== run 1 ==
==> flow/design.v <==
`timescale 1ns / 1ps
module gain_core #(
    parameter integer DWIDTH = 16,  
    parameter integer GWIDTH = 16,  
    parameter integer FBITS  = 12   
)(
    input  wire                     clk,
    input  wire                     rst_n,      
    input  wire                     ce,         
    input  wire                     en,         
    input  wire signed [DWIDTH-1:0] data_i,     
    input  wire signed [GWIDTH-1:0] data_gain,  
    output reg  signed [DWIDTH-1:0] data_o      
);
    wire signed [DWIDTH+GWIDTH-1:0] mult_raw;
    wire signed [DWIDTH+GWIDTH-1:0] mult_rounded;
    wire signed [DWIDTH+GWIDTH-1-FBITS:0] mult_scaled;
    localparam signed [DWIDTH-1:0] MAX_VAL = {1'b0, {(DWIDTH-1){1'b1}}};  
    localparam signed [DWIDTH-1:0] MIN_VAL = {1'b1, {(DWIDTH-1){1'b0}}};  
    assign mult_raw = data_i * data_gain;
    assign mult_rounded = mult_raw + (1 << (FBITS-1));
    assign mult_scaled = mult_rounded >>> FBITS;
    always @(posedge clk) begin
        if (!rst_n) begin
            data_o <= 0;
        end else if (ce) begin
            if (!en) begin
                data_o <= data_i;
            end else begin
                if (mult_scaled > MAX_VAL) begin
                    data_o <= MAX_VAL;
                end else if (mult_scaled < MIN_VAL) begin
                    data_o <= MIN_VAL;
                end else begin
                    data_o <= mult_scaled[DWIDTH-1:0];
                end
            end
        end
    end
endmodule
`timescale 1ns / 1ps
module axis_gain_wrapper #(
    parameter integer C_S_AXI_DATA_WIDTH = 32,
    parameter integer C_S_AXI_ADDR_WIDTH = 4,
    parameter integer AUDIO_WIDTH        = 16,
    parameter integer GAIN_FBITS         = 12
)(
    input  wire aclk,
    input  wire aresetn,
    input  wire [31:0] s_axis_tdata,
    input  wire        s_axis_tlast,
    input  wire        s_axis_tvalid,
    output wire        s_axis_tready,
    output wire [31:0] m_axis_tdata,
    output wire        m_axis_tlast,
    output wire        m_axis_tvalid,
    input  wire        m_axis_tready,
    input  wire [C_S_AXI_ADDR_WIDTH-1:0] s_axi_awaddr,
    input  wire                          s_axi_awvalid,
    output reg                           s_axi_awready,
    input  wire [C_S_AXI_DATA_WIDTH-1:0] s_axi_wdata,
    input  wire [3:0]                    s_axi_wstrb,
    input  wire                          s_axi_wvalid,
    output reg                           s_axi_wready,
    output reg  [1:0]                    s_axi_bresp,
    output reg                           s_axi_bvalid,
    input  wire                          s_axi_bready,
    input  wire [C_S_AXI_ADDR_WIDTH-1:0] s_axi_araddr,
    input  wire                          s_axi_arvalid,
    output reg                           s_axi_arready,
    output reg  [C_S_AXI_DATA_WIDTH-1:0] s_axi_rdata,
    output reg  [1:0]                    s_axi_rresp,
    output reg                           s_axi_rvalid,
    input  wire                          s_axi_rready
);
    reg [31:0] reg_control;
    reg [31:0] reg_gain_l;
    reg [31:0] reg_gain_r;
    wire [1:0] addr_w = s_axi_awaddr[3:2];
    wire [1:0] addr_r = s_axi_araddr[3:2];
    always @(posedge aclk) begin
        if (!aresetn) begin
            s_axi_awready <= 1'b0;
            s_axi_wready  <= 1'b0;
            s_axi_bvalid  <= 1'b0;
            s_axi_bresp   <= 2'b00;
            reg_control <= 32'b0;
            reg_gain_l  <= 32'h0000_1000;  
            reg_gain_r  <= 32'h0000_1000;
        end else begin
            if (!s_axi_awready && s_axi_awvalid && s_axi_wvalid) begin
                s_axi_awready <= 1'b1;
                s_axi_wready  <= 1'b1;
                case (addr_w)
                    2'h0: reg_control <= s_axi_wdata;
                    2'h1: reg_gain_l  <= s_axi_wdata;
                    2'h2: reg_gain_r  <= s_axi_wdata;
                    default: ;
                endcase
            end else begin
                s_axi_awready <= 1'b0;
                s_axi_wready  <= 1'b0;
            end
            if (s_axi_awready && !s_axi_bvalid) begin
                s_axi_bvalid <= 1'b1;
                s_axi_bresp  <= 2'b00;
            end else if (s_axi_bready) begin
                s_axi_bvalid <= 1'b0;
            end
        end
    end
    always @(posedge aclk) begin
        if (!aresetn) begin
            s_axi_arready <= 1'b0;
            s_axi_rvalid  <= 1'b0;
            s_axi_rdata   <= 32'b0;
            s_axi_rresp   <= 2'b00;
        end else begin
            if (!s_axi_arready && s_axi_arvalid) begin
                s_axi_arready <= 1'b1;
                s_axi_rvalid  <= 1'b1;
                case (addr_r)
                    2'h0: s_axi_rdata <= reg_control;
                    2'h1: s_axi_rdata <= reg_gain_l;
                    2'h2: s_axi_rdata <= reg_gain_r;
                    default: s_axi_rdata <= 32'b0;
                endcase
            end else begin
                s_axi_arready <= 1'b0;
                if (s_axi_rvalid && s_axi_rready)
                    s_axi_rvalid <= 1'b0;
            end
        end
    end
    reg valid_d;
    reg last_d;
    wire stream_ready = m_axis_tready || !valid_d;
    assign s_axis_tready = stream_ready;
    assign m_axis_tvalid = valid_d;
    assign m_axis_tlast  = last_d;
    wire core_ce     = stream_ready;
    wire gain_enable = reg_control[0];
    gain_core #(
        .DWIDTH(AUDIO_WIDTH),
        .GWIDTH(16),
        .FBITS (GAIN_FBITS)
    ) u_gain_l (
        .clk       (aclk),
        .rst_n     (aresetn),
        .ce        (core_ce),
        .en        (gain_enable),
        .data_i    (s_axis_tdata[15:0]),
        .data_gain (reg_gain_l[15:0]),
        .data_o    (m_axis_tdata[15:0])
    );
    gain_core #(
        .DWIDTH(AUDIO_WIDTH),
        .GWIDTH(16),
        .FBITS (GAIN_FBITS)
    ) u_gain_r (
        .clk       (aclk),
        .rst_n     (aresetn),
        .ce        (core_ce),
        .en        (gain_enable),
        .data_i    (s_axis_tdata[31:16]),
        .data_gain (reg_gain_r[15:0]),
        .data_o    (m_axis_tdata[31:16])
    );
    always @(posedge aclk) begin
        if (!aresetn) begin
            valid_d <= 1'b0;
            last_d  <= 1'b0;
        end else if (stream_ready) begin
            valid_d <= s_axis_tvalid;
            last_d  <= s_axis_tlast;
        end
    end
endmodule
==> flow/config.mk <==
export PLATFORM = sky130hd
export DESIGN_NAME = axis_gain_wrapper
export DESIGN_NICKNAME = axis_gain_wrapper
export VERILOG_FILES = /design/flow/design.v
export SDC_FILE = /design/flow/constraint.sdc
export NUM_CORES = 4
export LEC_CHECK = 0
export CAP_MARGIN = 0
export CORE_MARGIN = 2
export CORE_UTILIZATION = 72
export CTS_CLUSTER_DIAMETER = 40
export SETUP_SLACK_MARGIN = -0.44
export SLEW_MARGIN = 20
export TNS_END_PERCENT = 95
==> flow/constraint.sdc <==
create_clock -name core_clock -period 6.63 [get_ports {aclk}]
set_input_delay 1.3260 -clock core_clock [delete_from_list [all_inputs] [get_ports {aclk}]]
set_output_delay 1.3260 -clock core_clock [all_outputs]
set_load 0.01 [all_outputs]
run.sh (not shown) runs the stock make flow with config.mk's settings and CLKGATE_MAP_FILE=.
Complete run, failing final checks: run 1, reason negative setup slack.
#### Input delta (run 2 over run 1)
# run 1
export LEC_CHECK = 0
export CAP_MARGIN = 0
export CORE_MARGIN = 2
export CORE_UTILIZATION = 72
export CTS_CLUSTER_DIAMETER = 40
export SETUP_SLACK_MARGIN = -0.44
export SLEW_MARGIN = 20
export TNS_END_PERCENT = 95
create_clock -name core_clock -period 6.63 [get_ports {aclk}]
# run 2
export LEC_CHECK = 0
export CAP_MARGIN = 20
export CORE_MARGIN = 2
export CORE_UTILIZATION = 66
export CTS_CLUSTER_SIZE = 51
export SLEW_MARGIN = 20
create_clock -name core_clock -period 6.77 [get_ports {aclk}]
The layout from run 2, despite a flow that completed every stage, fails the layout checks, with the failing checks listed as negative setup slack.
Taking run 1 as the reference, in run 2 worst setup slack +0.34 ns; sequential power ~0 delta; post-route worst hold slack -0.0093 ns; share of power burned in combinational logic +0.6 points; total power -0.070 mW.
Global-route wire length before repair on run 2 is ahead of run 1.
> inputs changed (run 2 -> run 3)
# run 2
export LEC_CHECK = 0
export CAP_MARGIN = 20
export CORE_MARGIN = 2
export CORE_UTILIZATION = 66
export CTS_CLUSTER_SIZE = 51
export SLEW_MARGIN = 20
create_clock -name core_clock -period 6.77 [get_ports {aclk}]
# run 3
export LEC_CHECK = 0
export CAP_MARGIN = 20
export CORE_MARGIN = 2
export CORE_UTILIZATION = 70
export CTS_CLUSTER_DIAMETER = 146
export CTS_CLUSTER_SIZE = 50
export SLEW_MARGIN = 20
create_clock -name core_clock -period 8.0 [get_ports {aclk}]
### Flow results
- Run 3 did not stop at any stage, and its layout met the timing, DRC and antenna checks.
- Comparing run 2 and run 3, met3 track utilization from global routing is higher on run 2.
- Run 2 ended up with u_gain_l.data_o[5] as its last element of the critical path; run 3 ended up with u_gain_r.data_o[14].
- On critical path's largest stage delay, run 3 tracks run 2 almost exactly.
- [compare] base=run 2 new=run 3: iteration count of the initial detailed-routing pass shows a reduction of 2, wire length shows a reduction of about 9%, met2 demand-to-capacity share in global routing shows an increase of 4.8 points.
- Comparing accumulated negative setup slack for run 2 and run 3, the smaller number came from run 2.
- The number of non-filler instances in the completed layout number comes out lower for run 3 vs run 2.
- Measured against each other, run 2 and run 3 differ in total buffers and inverters traversed by the critical path, the higher figure coming from run 3.
- Run 3 vs run 2: number of diodes added for antenna fixing down in run 3
- ~same number of logic gates in run 2 and run 3
## Diff of input files: run 4 against run 3
# run 3
export LEC_CHECK = 0
export CAP_MARGIN = 20
export CORE_MARGIN = 2
export CORE_UTILIZATION = 70
export CTS_CLUSTER_DIAMETER = 146
export CTS_CLUSTER_SIZE = 50
export SLEW_MARGIN = 20
create_clock -name core_clock -period 8.0 [get_ports {aclk}]
# run 4
export LEC_CHECK = 0
export CAP_MARGIN = 20
export CORE_ASPECT_RATIO = 0.69
export CORE_MARGIN = 2
export CORE_UTILIZATION = 29
export GPL_TIMING_DRIVEN = 1
export HOLD_SLACK_MARGIN = -0.1
export MIN_ROUTING_LAYER = met2
export PLACE_DENSITY = 0.56
export SLEW_MARGIN = 25
export TNS_END_PERCENT = 30
create_clock -name core_clock -period 8.0 [get_ports {aclk}]
--- outcome ---
Looking at last element of the critical path, the u_gain_l.data_o[13] result is from run 4; the u_gain_r.data_o[14] one comes from run 3.
The detailed-router iteration count before antenna repair reported for run 4 is greater than that of run 3 by 2.
When run 4 is measured against run 3, its standard-cell row count turns out 21 higher.
Run 4 vs. run 3: time the final worst path needs with I/O delays and setup fell 0.030 ns; ratio of routed vias to standard cells moved up; placement-stage cell area higher; wire length of the first global-routing pass rose about 5%.
No activity file was given, so power comes from the tool's default toggle rates.
